Design master_ahb, start of the top module:
module master_ahb(
  input  logic        clk_master,
  input  logic        rst_master,
  input  logic        HREADY,          
  input  logic [31:0] HRDATA,          
  input  logic [31:0] data_top,
  input  logic        write_top,       
  input  logic [3:0]  beat_length,     
  input  logic        enb,             
  input  logic [31:0] addr_top,
  input  logic        wrap_enb,        
  output logic [31:0] HADDR,
  output logic        HWRITE,
  output logic [2:0]  HSIZE,
  output logic [31:0] HWDATA,
  output logic [2:0]  HBURST,
  output logic [1:0]  HTRANS,
  output logic fifo_empty,
  output logic fifo_full
);
  typedef enum logic [2:0] {
    S_IDLE                = 3'b000,
    S_WRITE_ADDR          = 3'b001,
    S_WRITE_DATA          = 3'b010
  } state_t;
  state_t present_state, next_state;
  logic [31:0] addr_internal;
  logic [3:0]  count;         
  logic [3:0]  wr_ptr;
  logic [3:0]  rd_ptr;
  localparam int MEM_DEPTH = 16;
  logic [31:0] mem [0:MEM_DEPTH-1];
  logic next_HWRITE;
  logic [2:0] next_HSIZE;                
  logic [31:0] next_HWDATA;
  logic [2:0] next_HBURST;
  logic [1:0] next_HTRANS;
  logic [4:0] fifo_count;  
  logic push, pop;
  ...
Size in the first run: roughly 3600 cells after synthesis, ~180 I/O pins, roughly 0.028 mm2 of cells after synthesis.
clock: 2.59 ns
lec_check: 0
abc_area: 1
cap_margin: 20
core_margin: 10
core_utilization: 40
cts_cluster_diameter: 302
cts_cluster_size: 18
gpl_routability_driven: 0
min_routing_layer: met1
place_density: 0.6
slew_margin: 40
tns_end_percent: 45
run.sh (not shown) runs the stock make flow with config.mk's settings and CLKGATE_MAP_FILE=.
Change:
Settings changed: ABC_AREA 1 to unset, CORE_MARGIN 10 to 2, CORE_UTILIZATION 40 to 71, CTS_CLUSTER_DIAMETER 302 to unset, CTS_CLUSTER_SIZE 18 to unset, GPL_ROUTABILITY_DRIVEN 0 to unset, MIN_ROUTING_LAYER met1 to unset, PLACE_DENSITY 0.6 to unset, SLEW_MARGIN 40 to 20, TNS_END_PERCENT 45 to unset.
Clock period 2.59 ns to 3.58 ns, I/O delays scaled along.
Non-clock buffer count came out lower by 32.
Via count came out lower by 15%.
Die area came out lower by 51%.
Worst setup slack gets better by 0.0057 ns.
Synthesized cell count came out lower by 40%.
Change:
Settings changed: CORE_UTILIZATION 71 to 66, CTS_CLUSTER_SIZE set to 46, SETUP_SLACK_MARGIN set to 0.68.
Clock period 3.58 ns to 2.59 ns, I/O delays scaled along.
Outcome:
- Now the flow reached the layout checks and failed them: setup timing
- total power climbs by 43%
- sequential share of layout area goes down by 4.2 points
- final area climbs by 10%
- routed wire length is higher by 10%
- critical path depth rises by 8
- synthesized area does not change
Change:
Settings changed: ABC_AREA set to 1, CORE_UTILIZATION 66 to 40, CTS_CLUSTER_SIZE 46 to unset, GPL_ROUTABILITY_DRIVEN set to 0, PLACE_DENSITY set to 0.6, SETUP_SLACK_MARGIN 0.68 to unset, TNS_END_PERCENT set to 60.
Clock period 2.59 ns to 5.0 ns, I/O delays scaled along.
Outcome: Now the flow completed with no timing, DRC or antenna violations; setup slack improved by 1.3 ns; register-to-register slack gets better by 1.8 ns; hold slack gains 0.041 ns; sequential share of layout area came out higher by 2.7 points.

* * *

## job 101
The RTL this note starts from:
==> flow/design.v <==
`timescale 1ns/1ps
module master_ahb(
  input  logic        clk_master,
  input  logic        rst_master,
  input  logic        HREADY,          
  input  logic [31:0] HRDATA,          
  input  logic [31:0] data_top,
  input  logic        write_top,       
  input  logic [3:0]  beat_length,     
  input  logic        enb,             
  input  logic [31:0] addr_top,
  input  logic        wrap_enb,        
  output logic [31:0] HADDR,
  output logic        HWRITE,
  output logic [2:0]  HSIZE,
  output logic [31:0] HWDATA,
  output logic [2:0]  HBURST,
  output logic [1:0]  HTRANS,
  output logic fifo_empty,
  output logic fifo_full
);
  typedef enum logic [2:0] {
    S_IDLE                = 3'b000,
    S_WRITE_ADDR          = 3'b001,
    S_WRITE_DATA          = 3'b010
  } state_t;
  state_t present_state, next_state;
  logic [31:0] addr_internal;
  logic [3:0]  count;         
  logic [3:0]  wr_ptr;
  logic [3:0]  rd_ptr;
  localparam int MEM_DEPTH = 16;
  logic [31:0] mem [0:MEM_DEPTH-1];
  logic next_HWRITE;
  logic [2:0] next_HSIZE;                
  logic [31:0] next_HWDATA;
  logic [2:0] next_HBURST;
  logic [1:0] next_HTRANS;
  logic [4:0] fifo_count;  
  logic push, pop;
  assign push = write_top && (fifo_count < MEM_DEPTH);
  assign pop  = (present_state == S_WRITE_DATA) && HREADY &&
                (HBURST == 3'b011 || HBURST == 3'b000) && (fifo_count > 0);
  assign fifo_empty = (fifo_count == 0);
  assign fifo_full  = (fifo_count >= MEM_DEPTH-1);  
  always_ff @(posedge clk_master or posedge rst_master) begin
    if (rst_master) begin
      wr_ptr        <= 4'd0;
      rd_ptr        <= 4'd0;
      addr_internal <= 32'h0;
      count         <= 4'd0;
      present_state <= S_IDLE;
      HWRITE        <= 1'b0;
      HSIZE         <= 3'b010;
      HWDATA        <= 32'h0;
      HBURST        <= 3'b000;
      HTRANS        <= 2'b00;
      fifo_count    <= 5'd0;
      for (int i = 0; i < MEM_DEPTH; i = i + 1) mem[i] <= 32'h0;
    end else begin
      if (push) begin
        mem[wr_ptr] <= data_top;
        wr_ptr <= wr_ptr + 1'b1;
      end
      if (pop) begin
        rd_ptr <= rd_ptr + 1'b1;
      end
      if (push && !pop)
        fifo_count <= fifo_count + 1'b1;
      else if (pop && !push)
        fifo_count <= fifo_count - 1'b1;
      present_state <= next_state;
      HWRITE <= next_HWRITE;
      HSIZE  <= next_HSIZE;
      HWDATA <= next_HWDATA;
      HBURST <= next_HBURST;
      HTRANS <= next_HTRANS;
      if (present_state == S_IDLE && next_state == S_WRITE_ADDR) begin
        addr_internal <= addr_top;
        count <= 4'd0;
      end
      if (present_state == S_WRITE_DATA && HREADY) begin
        if (HBURST == 3'b011) begin  
          count <= count + 1'b1;
          if (!wrap_enb) begin
            addr_internal <= addr_internal + 32'h4;
          end else begin
            if (addr_internal[3:0] == 4'hC)  
              addr_internal <= addr_internal - 32'hC;  
            else
              addr_internal <= addr_internal + 32'h4;
          end
        end else if (HBURST == 3'b000) begin  
          count <= 4'd0;  
        end
      end
    end
  end
  always_comb begin
    next_state    = present_state;
    next_HWRITE   = 1'b0;
    next_HSIZE    = 3'b010;
    next_HWDATA   = 32'h0;                 
    next_HBURST   = 3'b000;
    next_HTRANS   = 2'b00;
    case (present_state)
      S_IDLE: begin
        if (enb && HREADY && (fifo_count > 0)) begin
          if (beat_length == 1 && !wrap_enb) begin
            next_HWRITE = 1'b1;
            next_HBURST = 3'b000;  
            next_state = S_WRITE_ADDR;
          end else if (beat_length == 4) begin
            next_HWRITE = 1'b1;
            next_HBURST = 3'b011;  
            next_state = S_WRITE_ADDR;
          end
        end
      end
      S_WRITE_ADDR: begin
        next_HWRITE = 1'b1;
        next_HSIZE  = 3'b010;   
        next_HBURST = HBURST;   
        next_HTRANS = 2'b10;    
        next_state = S_WRITE_DATA;
      end
      S_WRITE_DATA: begin
        next_HWRITE = 1'b1;
        next_HSIZE  = 3'b010;
        next_HBURST = HBURST;   
        if (HBURST == 3'b000) begin
          if (fifo_count > 0)
            next_HWDATA = mem[rd_ptr];   
          else
            next_HWDATA = data_top;
          next_HTRANS = 2'b10;
          if (HREADY) next_state = S_IDLE;
        end
        else if (HBURST == 3'b011) begin
          if (fifo_count > 0) begin
            next_HWDATA = mem[rd_ptr];
          end else begin
            next_HWDATA = 32'h0;  
          end
          next_HTRANS = 2'b11;  
          if ((count == 4'd3) && HREADY) next_state = S_IDLE;
        end
      end
      default: next_state = S_IDLE;
    endcase
  end
  assign HADDR = addr_internal;
endmodule
export LEC_CHECK = 0
export CAP_MARGIN = 20
export CORE_MARGIN = 2
export CORE_UTILIZATION = 40
export PLACE_DENSITY = 0.6
export SLEW_MARGIN = 20
create_clock -name core_clock -period 5.0 [get_ports {clk_master}]
Job 101 went all the way through the flow, and no timing, DRC or antenna check failed.
The inputs of job 102 differ from those of job 101 as listed below.
- putting CELL_PAD_IN_SITES_GLOBAL_PLACEMENT at 3 where nothing was set
- putting GPL_ROUTABILITY_DRIVEN at 0 where nothing was set
- clearing PLACE_DENSITY, which used to be 0.6
- putting CTS_CLUSTER_SIZE at 86 where nothing was set
- swapping 2 for 5 in CORE_MARGIN
- putting PLACE_DENSITY_LB_ADDON at 0.04 where nothing was set
- putting TNS_END_PERCENT at 85 where nothing was set
- putting MIN_ROUTING_LAYER at met2 where nothing was set
- putting ABC_AREA at 1 where nothing was set
- swapping 5.0 for 3.79 in the clock period (ns, I/O delays scaled along)
--- outcome ---
For job 101, the launch point of the critical path was fifo_count[0], unlike job 102, where it was fifo_count[1].
Job 102 against job 101: detailed router's first-iteration violation count went up by 3511, area growth from synthesis to final layout stayed essentially flat, clock share of power fell by 5.7 points, power consumption moved up, non-clock buffer share of cell area now sits higher.
Via count in job 102 vs job 101: up 77%
Job 102 against job 101; yosys stat chip area is up by a few percent.
Job 102 vs job 101: count of distinct cell types in the synthesized netlist down by more than a quarter
The die of job 102 is larger than the one used in job 101.
What job 101 reported for maximum number of pins on one net before global-route repair has to be multiplied by 0.940 to get the figure for job 102.
What job 103 does differently from job 102 at the input level:
- removing CELL_PAD_IN_SITES_GLOBAL_PLACEMENT (formerly 3)
- removing TNS_END_PERCENT (formerly 85)
- changing CORE_MARGIN from 5 to 2
- setting PLACE_DENSITY to 0.6 for the first time
- changing CORE_UTILIZATION from 40 to 42
- removing ABC_AREA (formerly 1)
- removing GPL_ROUTABILITY_DRIVEN (formerly 0)
- removing MIN_ROUTING_LAYER (formerly met2)
- removing PLACE_DENSITY_LB_ADDON (formerly 0.04)
- removing CTS_CLUSTER_SIZE (formerly 86)
- changing the clock period (ns, I/O delays scaled along) from 3.79 to 3.84
Notes after the runs:
From job 102 to job 103 the numbers moved as follows: least setup slack across all paths after layout moved down; fill cell total of the finished layout went down by 1403; final instance area -3.1%; number of search-and-repair iterations in the first detailed-routing pass moved down. Against job 102, job 103 comes in 0.56 points higher on layout overhead on the synthesized area. Compared with job 102, in job 103 reported clock group power lost 6.6%; power attributed to combinational cells shrank by 51%; floorplan-stage core utilization grew by 2.1 points. Per the comparison of job 103 with job 102, cell count has decreased; wire length fell by about 14%.
Here is what was changed in the inputs of job 104 compared with job 103.
- changing CORE_UTILIZATION from 42 to 21
- changing the clock period (ns, I/O delays scaled along) from 3.84 to 6.69
[summary]
Job 104 -> job 103: area used by sequential logic in the layout flat
[compare] base=job 103 new=job 104: clock share of power went up 0.8 points, maximum number of buffers from clock root to sink held, detailed route wirelength on metal3 went up 22%.

* * *

== v24 ==
RTL: the design.v shown in full above, as it stands there.
clock: 3.79 ns
lec_check: 0
abc_area: 1
cap_margin: 20
cell_pad_in_sites_global_placement: 3
core_margin: 5
core_utilization: 40
cts_cluster_size: 86
gpl_routability_driven: 1
gpl_timing_driven: 0
hold_slack_margin: 0.02
min_routing_layer: met2
place_density_lb_addon: 0.14
setup_slack_margin: 0.64
slew_margin: 20
tns_end_percent: 85
v24 completed; timing, DRC and antenna clean
## Diff of input files: v49 against v24
- SETUP_SLACK_MARGIN: 0.64 -> -0.11
- GPL_ROUTABILITY_DRIVEN: 1 -> unset
- PLACE_DENSITY: unset -> 0.6
- TNS_END_PERCENT: 85 -> unset
- ABC_AREA: 1 -> unset
- HOLD_SLACK_MARGIN: 0.02 -> unset
- CORE_UTILIZATION: 40 -> 70
- CELL_PAD_IN_SITES_GLOBAL_PLACEMENT: 3 -> unset
- GPL_TIMING_DRIVEN: 0 -> unset
- PLACE_DENSITY_LB_ADDON: 0.14 -> unset
- CTS_CLUSTER_SIZE: 86 -> 48
- MIN_ROUTING_LAYER: met2 -> unset
- CORE_MARGIN: 5 -> 2
- the clock period (ns, I/O delays scaled along): 3.79 -> 2.5
==> results <==
Although v49 finished all stages, its layout failed final checks on setup timing.
v24: PASS, flow complete, no timing, DRC or antenna violations
Comparing the two runs side by side, v49 comes out ahead of v24 on timing-limited maximum frequency.
Of v24 and v49, the run reporting the lower worst setup slack after placement was v49.
Relative to v24, worst ir drop on vdd increased by 110% in v49.
Lower total power consumption of the routed design among v24 and v49: v24
Wire: v49 routes less than v24
What v49 reported for power per standard cell area has to be multiplied by 0.845 to get the figure for v24.
Number of distinct standard cells referenced by the synthesized netlist (v49 over v24): increase, 33
Summary of v49 over v24: remaining number of nets flagged by the antenna check after routing held, global routing usage summed across all routing layers saw a decrease, area share of and-or/or-and cells after synthesis fell by 3.5 points, post-synthesis to final-layout area growth level.
Inputs modified between v49 and v3:
- a deleted PLACE_DENSITY that had been 0.6
- a deleted CTS_CLUSTER_SIZE that had been 48
- an added ABC_AREA of 1
- a deleted SETUP_SLACK_MARGIN that had been -0.11
- a change of CORE_UTILIZATION from 70 to 40
- an added GPL_ROUTABILITY_DRIVEN of 0
- a change of the clock period (ns, I/O delays scaled along) from 2.5 to 5.0
--- outcome ---
v3: hold slack is 0.065 ns higher than what v49 reported. Area enclosed by the die boundary of v3 exceeds that of v49 by more than half. Across both runs, peak per-stage delay on the critical path was higher for v3 than for v49. v3 reached the end of the flow, and the finished layout is clean on the timing, design-rule and antenna checks. Tap cell count: v3 > v49. v49 → v3: number of non-clock buffers has decreased, cell count has increased.
Input changes introduced in v57 (baseline for comparison: v3):
- PLACE_DENSITY newly set to 0.6
- GPL_ROUTABILITY_DRIVEN removed (was 0)
- ABC_AREA removed (was 1)
- CORE_UTILIZATION changed from 40 to 59
- the clock period (ns, I/O delays scaled along) changed from 5.0 to 2.31
[summary]
v57 finished every stage; the final checks, however, were not passed, the failures being setup timing. v3 vs v57, type of the worst setup path: register to primary output vs register to register. What v57 reported for die height has to be multiplied by 1.2 to get the figure for v3. Via density per instance (higher): v57. Delta (v57 minus v3): chip area estimate from yosys synthesis fell about 3.6%, yosys stat cell total lost 40%, post-detailed-route wirelength per cell grew by about 50%. Taking v3 as the reference, in v57 count of inverters not on the clock network in the layout lower; total power divided by cell area higher. Setup slack (v57 over v3): decrease, 1.50 ns. Against v3, v57 reports a wire length of the first global-routing pass that is lower.
Input-level comparison between v21 and v57:
- changing CORE_UTILIZATION from 59 to 61
- removing PLACE_DENSITY (formerly 0.6)
- changing the clock period (ns, I/O delays scaled along) from 2.31 to 2.59
==> comparison <==
v21: flow complete, layout not clean; failing: setup timing. v21 vs. v57: worst reg-to-reg path cell count went up by 1. Re total power: v21 is 13% down on v57. Sequential share of cell area | v21 above v57. Changes observed in v21 relative to v57: sequential share of power up 0.9 points; part of the power in combinational logic now sits lower; cell count dropped 76. Going from v57 to v21, post-layout instance area shrank by a few percent. Of v21 and v57, the run reporting the lower utilization was v21.
Modified inputs, v14 compared to v21
- setting TNS_END_PERCENT to 75 for the first time
- changing CAP_MARGIN from 20 to 0
- setting CTS_CLUSTER_SIZE to 33 for the first time
- changing CORE_UTILIZATION from 61 to 70
- setting PLACE_DENSITY_LB_ADDON to 0.01 for the first time
- setting SETUP_SLACK_MARGIN to 0.74 for the first time
- changing the clock period (ns, I/O delays scaled along) from 2.59 to 2.57
Findings:
Status v14: flow complete, layout not clean - setup timing
First-pass iteration count of the detailed router: lower on v14
Design area of v14 exceeds that of v21 by a few percent.
Summary: with v21 as the reference, total power in v14 moved up by a few percent.
Part of the total power dissipated in sequential elements in v14 is 0.6 points below v21.
| post-CTS setup buffer count | v14 vs v21 | 60 higher |
The setup slack of v14 is smaller than that of v21.
Lower vertical die dimension goes to v14 over v21.

* * *

RTL: the design.v shown in full above, as it stands there.
Settings: LEC_CHECK=0, CAP_MARGIN=30, CORE_MARGIN=2, CORE_UTILIZATION=59, CTS_CLUSTER_DIAMETER=160, CTS_CLUSTER_SIZE=24, GPL_ROUTABILITY_DRIVEN=0, MAX_ROUTING_LAYER=met4, MIN_ROUTING_LAYER=met1, SETUP_SLACK_MARGIN=-0.01, SLEW_MARGIN=20, TNS_END_PERCENT=40; clock period 3.31 ns.
The baseline produced a clean layout.
Change:
==> flow/config.mk (replaced) <==
export PLATFORM = sky130hd
export DESIGN_NAME = master_ahb
export DESIGN_NICKNAME = master_ahb
export VERILOG_FILES = /design/flow/design.v
export SDC_FILE = /design/flow/constraint.sdc
export NUM_CORES = 4
export LEC_CHECK = 0
export CAP_MARGIN = 0
export CORE_ASPECT_RATIO = 0.9
export CORE_MARGIN = 2
export CORE_UTILIZATION = 72
export CTS_CLUSTER_SIZE = 13
export HOLD_SLACK_MARGIN = -0.08
export SETUP_SLACK_MARGIN = -0.13
export SLEW_MARGIN = 40
==> flow/constraint.sdc (replaced) <==
create_clock -name core_clock -period 2.25 [get_ports {clk_master}]
set_input_delay 0.4500 -clock core_clock [delete_from_list [all_inputs] [get_ports {clk_master}]]
set_output_delay 0.4500 -clock core_clock [all_outputs]
set_load 0.01 [all_outputs]
Effect:
- Now the flow produced a layout that fails on negative setup slack
- area after synthesis does not change
- via count rises by roughly a tenth
- hold slack is worse by 0.018 ns
- setup slack loses 0.86 ns
- sequential cell count stays the same
- non-clock buffer count rises by 142
- cell count rose by a few percent
Change:
==> flow/config.mk (replaced) <==
export PLATFORM = sky130hd
export DESIGN_NAME = master_ahb
export DESIGN_NICKNAME = master_ahb
export VERILOG_FILES = /design/flow/design.v
export SDC_FILE = /design/flow/constraint.sdc
export NUM_CORES = 4
export LEC_CHECK = 0
export CAP_MARGIN = 20
export CORE_MARGIN = 2
export CORE_UTILIZATION = 40
export PLACE_DENSITY = 0.6
export SLEW_MARGIN = 20
==> flow/constraint.sdc (replaced) <==
create_clock -name core_clock -period 3.84 [get_ports {clk_master}]
set_input_delay 0.7680 -clock core_clock [delete_from_list [all_inputs] [get_ports {clk_master}]]
set_output_delay 0.7680 -clock core_clock [all_outputs]
set_load 0.01 [all_outputs]
The changed run produced a clean layout.
Total power decreases by well over a third.
Non-clock buffer count decreases by 168.
Area after synthesis stays the same.
Design area decreases by a few percent.
Flip-flop count is unchanged.
Count of clock-buffer cells in the layout increases by 14.
Wire length decreases slightly.
Combinational power decreases by well over a third.
Power and IR drop assume default switching activity.
